## job 9001
==> flow/design.v (excerpt) <==
module kmer_hash_top(
    input  logic        clk_out,
    input  logic        reset,         
    input  logic        in_valid,
    input  logic [7:0]  in_char,
    output logic        in_ready,
    output logic        out_valid,
    output logic [63:0] out_hash,
    output logic [5:0]  out_ldz,
    output logic [31:0] out_sum
);
    logic [247:0] data;
    logic [4:0]   count;
    logic         busy;
    logic         start;
    logic [61:0]  coded_kmer;  logic coded_ready;
    logic [61:0]  k_canon;     logic canon_ready;
    logic [63:0]  hash_result; logic hash_ready;
    logic [5:0]   ldz;         logic ldz_ready;
    logic [31:0]  sum_ldz;
    assign in_ready = ~busy;
    always_ff @(posedge clk_out) begin
        if(reset==0) begin
            data<=0;
            count<=0;
            busy<=0;
            start<=0;
        end
        else begin
            start<=0;
            if(in_valid && !busy) begin
                if(in_char==8'b0) begin
                    data<=0;
                    count<=0;
                end
  ...
Size: ~11000 cells after synthesis, ~120 I/O pins, about 120000 µm² of cells after synthesis.
Settings: LEC_CHECK=0, CAP_MARGIN=15, CELL_PAD_IN_SITES_DETAIL_PLACEMENT=2, CELL_PAD_IN_SITES_GLOBAL_PLACEMENT=3, CORE_MARGIN=2, CORE_UTILIZATION=37, GPL_ROUTABILITY_DRIVEN=1, HOLD_SLACK_MARGIN=0.1, MAX_ROUTING_LAYER=met4, PLACE_DENSITY=0.82, SLEW_MARGIN=20; clock period 5.96 ns.
run.sh (not shown) runs the stock make flow with config.mk's settings and CLKGATE_MAP_FILE=.
The flow for job 9001 finished, though final verification flagged negative setup slack.
Here is what was changed in the inputs of job 3751 compared with job 9001.
# job 9001
export LEC_CHECK = 0
export CAP_MARGIN = 15
export CELL_PAD_IN_SITES_DETAIL_PLACEMENT = 2
export CELL_PAD_IN_SITES_GLOBAL_PLACEMENT = 3
export CORE_MARGIN = 2
export CORE_UTILIZATION = 37
export GPL_ROUTABILITY_DRIVEN = 1
export HOLD_SLACK_MARGIN = 0.1
export MAX_ROUTING_LAYER = met4
export PLACE_DENSITY = 0.82
export SLEW_MARGIN = 20
create_clock -name core_clock -period 5.96 [get_ports {clk_out}]
# job 3751
export LEC_CHECK = 0
export CAP_MARGIN = 35
export CELL_PAD_IN_SITES_DETAIL_PLACEMENT = 2
export CELL_PAD_IN_SITES_GLOBAL_PLACEMENT = 3
export CORE_ASPECT_RATIO = 0.94
export CORE_MARGIN = 5
export CORE_UTILIZATION = 52
export GPL_ROUTABILITY_DRIVEN = 1
export MAX_ROUTING_LAYER = met5
export SLEW_MARGIN = 20
export TNS_END_PERCENT = 80
create_clock -name core_clock -period 7.22 [get_ports {clk_out}]
==> comparison <==
Job 3751: GRT-0232 in 5_1_grt -> run aborted
From job 3751 to job 9001, count of boundary I/O pins did not move at all.
Job 3751 vs. job 9001: floorplan core density shows an increase of 15 points, worst setup slack before clock tree synthesis shows an increase of 0.79 ns, count of standard-cell rows shows a reduction of 39.
Measured against each other, job 9001 and job 3751 differ in total clock buffers created by CTS, the higher figure coming from job 9001.
On number of instances in the synthesized netlist, job 9001 and job 3751 are neck and neck.
Compared with job 9001, die area in job 3751 decreased by more than a quarter.
From job 9001 to job 3751, port buffer count did not move at all.
Inputs modified between job 3751 and job 4501:
# job 3751
export LEC_CHECK = 0
export CAP_MARGIN = 35
export CELL_PAD_IN_SITES_DETAIL_PLACEMENT = 2
export CELL_PAD_IN_SITES_GLOBAL_PLACEMENT = 3
export CORE_ASPECT_RATIO = 0.94
export CORE_MARGIN = 5
export CORE_UTILIZATION = 52
export GPL_ROUTABILITY_DRIVEN = 1
export MAX_ROUTING_LAYER = met5
export SLEW_MARGIN = 20
export TNS_END_PERCENT = 80
create_clock -name core_clock -period 7.22 [get_ports {clk_out}]
# job 4501
export LEC_CHECK = 0
export CAP_MARGIN = 20
export CORE_MARGIN = 2
export CORE_UTILIZATION = 40
export SETUP_SLACK_MARGIN = 0.36
export SLEW_MARGIN = 20
create_clock -name core_clock -period 7.24 [get_ports {clk_out}]
[summary]
Worst slack at placement: job 4501 higher than job 3751. Job 4501: no failed stages, no open violations at the end. Diff job 3751..job 4501 | chip area line of the yosys report | unchanged. As of job 4501, clock buffer count from CTS had risen slightly compared to job 3751. Comparing job 4501 against job 3751, there is no change at all in post-synth design cell area. Compared job 4501 vs job 3751, and initial core utilization is down in job 4501. Of job 3751 and job 4501, job 3751 shows the higher post-CTS setup buffer count, with job 4501 below it. Re number of cells in the yosys synthesis report: no difference whatsoever between job 3751 and job 4501. Comparing job 3751 and job 4501, the lower die area was measured on job 3751. Summary: with job 3751 as the reference, width of the die in job 4501 moved up by a little under 10%. NOTE vertical die dimension job 3751->job 4501 increased by more than 10%.
The following lists how job 3986 was set up differently from job 4501:
# job 4501
export LEC_CHECK = 0
export CAP_MARGIN = 20
export CORE_MARGIN = 2
export CORE_UTILIZATION = 40
export SETUP_SLACK_MARGIN = 0.36
export SLEW_MARGIN = 20
create_clock -name core_clock -period 7.24 [get_ports {clk_out}]
# job 3986
export LEC_CHECK = 0
export CAP_MARGIN = 20
export CORE_MARGIN = 2
export CORE_UTILIZATION = 40
export SLEW_MARGIN = 20
create_clock -name core_clock -period 7.5 [get_ports {clk_out}]
==> results <==
Compared with job 4501, job 3986 shows a sequential power that is 3.6% lower.
Job 3986: critical path depth 4.3% below job 4501
Of the two values seen for last element of the critical path, f3.x0[31]$_DFFE_PP_ was produced by job 3986 and f3.x3[31]$_DFFE_PP_ by job 4501.
Changes observed in job 3986 relative to job 4501: wire length has remained practically unchanged; routed metal-1 wire length has decreased.
#### Input delta (job 7154 over job 3986)
# job 3986
export LEC_CHECK = 0
export CAP_MARGIN = 20
export CORE_MARGIN = 2
export CORE_UTILIZATION = 40
export SLEW_MARGIN = 20
create_clock -name core_clock -period 7.5 [get_ports {clk_out}]
# job 7154
export LEC_CHECK = 0
export CAP_MARGIN = 20
export CORE_MARGIN = 2
export CORE_UTILIZATION = 44
export SLEW_MARGIN = 20
create_clock -name core_clock -period 5.96 [get_ports {clk_out}]
Findings:
- What the final checks of job 7154 revealed, after a flow that finished every stage, was a layout that fails on negative setup slack.
- The die used by job 7154 is smaller than the one used by job 3986.
- Status: switching part of the total power parity (job 7154, job 3986)
- Compared job 7154 vs job 3986, and detailed-route vias per instance is up in job 7154.
- On job 7154: total antenna diodes in the routed design is 3 higher than what job 3986 gave.
For job 2498, these inputs were changed with respect to job 7154:
# job 7154
export LEC_CHECK = 0
export CAP_MARGIN = 20
export CORE_MARGIN = 2
export CORE_UTILIZATION = 44
export SLEW_MARGIN = 20
create_clock -name core_clock -period 5.96 [get_ports {clk_out}]
# job 2498
export LEC_CHECK = 0
export CAP_MARGIN = 15
export CELL_PAD_IN_SITES_DETAIL_PLACEMENT = 2
export CELL_PAD_IN_SITES_GLOBAL_PLACEMENT = 3
export CORE_MARGIN = 10
export CORE_UTILIZATION = 21
export CTS_CLUSTER_DIAMETER = 122
export GPL_ROUTABILITY_DRIVEN = 1
export HOLD_SLACK_MARGIN = 0.12
export MAX_ROUTING_LAYER = met4
export PLACE_DENSITY = 0.82
export SLEW_MARGIN = 25
create_clock -name core_clock -period 5.96 [get_ports {clk_out}]
Notes after the runs:
- In job 2498 the implementation completed, yet the final layout does not meet the checks, the culprit being negative setup slack.
- Job 2498 vs job 7154, routing usage on met3 went down by 0.91 points.
- The die size of job 2498 was inferior to that of job 7154.
- Note that the clock buffer count recorded for job 7154 amounts to 1.08 times the value seen in job 2498.
- Looking at total number of placement rows, job 2498 sits 87 above job 7154.
No activity file was given, so power comes from the tool's default toggle rates.
